==> flow/design.v (excerpt) <==
module x_corr #(parameter xi_bits = 12,
                parameter xq_bits = 12,
                parameter yi_bits = 12,
                parameter yq_bits = 12,
                parameter i_bits = 31,
                parameter q_bits = 31,
                parameter length = 102,
                parameter length_counter_bits = 7,
                parameter out_max_bits = 62
                )
   (input clk,
    input                              rst,
    output                             s_axis_tready,
    input [xi_bits - 1:0]              xi,
    input [xq_bits - 1:0]              xq,
    input [yi_bits - 1:0]              yi,
    input [yq_bits - 1:0]              yq,
    input                              m_axis_tvalid,
    input                              m_axis_tready,
    output [out_max_bits - 1:0]        out_max,
    output [length_counter_bits - 1:0] index,
    output                             s_axis_tvalid
    );
   wire                                s_axis_product_tvalid;
   wire                                m_axis_x_tvalid;
   wire                                m_axis_y_tvalid;
   wire                                m_axis_product_tready;
   wire signed [31 - 1:0] i;
   wire signed [31 - 1:0] q;
   assign m_axis_x_tvalid = m_axis_tvalid;
   assign m_axis_y_tvalid = m_axis_tvalid;
   assign m_axis_product_tready = s_axis_tready;
   dot_prod_pip #(.xi_bits(12),
                  .xq_bits(12),
                  .yi_bits(12),
                  .yq_bits(12),
                  .i_bits(31),
                  .q_bits(31),
                  .dot_length(100),
                  .dot_length_counter_bits(7),
                  .sum_i_bits(31),
                  .sum_q_bits(31)
                  ) dp_x_corr (.clk(clk),
                               .rst(rst),
                               .m_axis_product_tready(m_axis_product_tready),
                               .m_axis_x_tvalid(m_axis_x_tvalid),
                               .xi(xi),
  ...
Settings: LEC_CHECK=0, CAP_MARGIN=20, CELL_PAD_IN_SITES_DETAIL_PLACEMENT=0, CORE_MARGIN=2, CORE_UTILIZATION=72, CTS_CLUSTER_DIAMETER=109, CTS_CLUSTER_SIZE=13, GPL_ROUTABILITY_DRIVEN=1, MIN_ROUTING_LAYER=met1, PLACE_DENSITY_LB_ADDON=0.04, SETUP_SLACK_MARGIN=2.07, SLEW_MARGIN=20; clock period 15.8 ns.
run.sh (not shown) runs the stock make flow with config.mk's settings and CLKGATE_MAP_FILE=.
Next try:
--- a/flow/config.mk
+++ b/flow/config.mk
@@ -11,8 +11,9 @@
 export CORE_UTILIZATION = 72
-export CTS_CLUSTER_DIAMETER = 109
-export CTS_CLUSTER_SIZE = 13
+export CTS_CLUSTER_DIAMETER = 53
+export CTS_CLUSTER_SIZE = 35
 export GPL_ROUTABILITY_DRIVEN = 1
 export MIN_ROUTING_LAYER = met1
-export PLACE_DENSITY_LB_ADDON = 0.04
-export SETUP_SLACK_MARGIN = 2.07
+export PLACE_DENSITY_LB_ADDON = 0.0
+export SETUP_SLACK_MARGIN = 2.6
 export SLEW_MARGIN = 20
+export TNS_END_PERCENT = 15
==> flow/constraint.sdc (replaced) <==
create_clock -name core_clock -period 9.01 [get_ports {clk}]
set_input_delay 1.8020 -clock core_clock [delete_from_list [all_inputs] [get_ports {clk}]]
set_output_delay 1.8020 -clock core_clock [all_outputs]
set_load 0.01 [all_outputs]
Result: The new run finished clean; via count grows by 6.8%; sequential share of layout area shrinks by 0.69 points; hold slack loses 0.0081 ns; cell count grows by 3.6%; power grows by 96%.
Next try:
--- a/flow/config.mk
+++ b/flow/config.mk
@@ -7,2 +7,3 @@
 export LEC_CHECK = 0
+export ABC_AREA = 1
 export CAP_MARGIN = 20
@@ -11,9 +12,7 @@
 export CORE_UTILIZATION = 72
-export CTS_CLUSTER_DIAMETER = 53
-export CTS_CLUSTER_SIZE = 35
+export CTS_CLUSTER_DIAMETER = 252
+export CTS_CLUSTER_SIZE = 13
 export GPL_ROUTABILITY_DRIVEN = 1
 export MIN_ROUTING_LAYER = met1
-export PLACE_DENSITY_LB_ADDON = 0.0
-export SETUP_SLACK_MARGIN = 2.6
+export SETUP_SLACK_MARGIN = 1.81
 export SLEW_MARGIN = 20
-export TNS_END_PERCENT = 15
==> flow/constraint.sdc (replaced) <==
create_clock -name core_clock -period 14.8 [get_ports {clk}]
set_input_delay 2.9600 -clock core_clock [delete_from_list [all_inputs] [get_ports {clk}]]
set_output_delay 2.9600 -clock core_clock [all_outputs]
set_load 0.01 [all_outputs]
Final cell count increases by a quarter to a third; die size increases by a little under a tenth; worst setup slack improved by 4.9 ns; total power drops by well over a third.
Next try:
==> flow/config.mk (replaced) <==
export PLATFORM = sky130hd
export DESIGN_NAME = x_corr
export DESIGN_NICKNAME = x_corr
export VERILOG_FILES = /design/flow/design.v
export SDC_FILE = /design/flow/constraint.sdc
export NUM_CORES = 4
export LEC_CHECK = 0
export ABC_AREA = 1
export CAP_MARGIN = 20
export CORE_MARGIN = 2
export CORE_UTILIZATION = 72
export CTS_CLUSTER_DIAMETER = 398
export SLEW_MARGIN = 20
==> flow/constraint.sdc (replaced) <==
create_clock -name core_clock -period 2.43 [get_ports {clk}]
set_input_delay 0.4860 -clock core_clock [delete_from_list [all_inputs] [get_ports {clk}]]
set_output_delay 0.4860 -clock core_clock [all_outputs]
set_load 0.01 [all_outputs]
=> Now the flow never finished: it broke off in 5_1_grt (GRT-0232); synthesized area stays the same; die area is unchanged; synthesized cell count does not change.
Next try:
--- a/flow/config.mk
+++ b/flow/config.mk
@@ -7,3 +7,2 @@
 export LEC_CHECK = 0
-export ABC_AREA = 1
 export CAP_MARGIN = 20
@@ -11,3 +10,4 @@
 export CORE_UTILIZATION = 72
-export CTS_CLUSTER_DIAMETER = 398
+export PLACE_DENSITY_LB_ADDON = 0.2
+export SETUP_SLACK_MARGIN = -0.38
 export SLEW_MARGIN = 20
==> flow/constraint.sdc (replaced) <==
create_clock -name core_clock -period 5.2 [get_ports {clk}]
set_input_delay 1.0400 -clock core_clock [delete_from_list [all_inputs] [get_ports {clk}]]
set_output_delay 1.0400 -clock core_clock [all_outputs]
set_load 0.01 [all_outputs]
Outcome: The new run died in 5_1_grt (GRT-0116); synthesized cell count drops by 24%; synthesized area goes down by 8.3%; die area drops by 8.2%.
Next try:
--- a/flow/config.mk
+++ b/flow/config.mk
@@ -9,5 +9,4 @@
 export CORE_MARGIN = 2
-export CORE_UTILIZATION = 72
-export PLACE_DENSITY_LB_ADDON = 0.2
-export SETUP_SLACK_MARGIN = -0.38
+export CORE_UTILIZATION = 55
+export CTS_CLUSTER_SIZE = 100
 export SLEW_MARGIN = 20
==> flow/constraint.sdc (replaced) <==
create_clock -name core_clock -period 5.67 [get_ports {clk}]
set_input_delay 1.1340 -clock core_clock [delete_from_list [all_inputs] [get_ports {clk}]]
set_output_delay 1.1340 -clock core_clock [all_outputs]
set_load 0.01 [all_outputs]
- With this change the flow finished with negative setup slack left
- synthesized area stays the same
- synthesized cell count stays the same
- die size is higher by 31%
Power figures rest on the tool's default switching activity, not on a simulated workload.
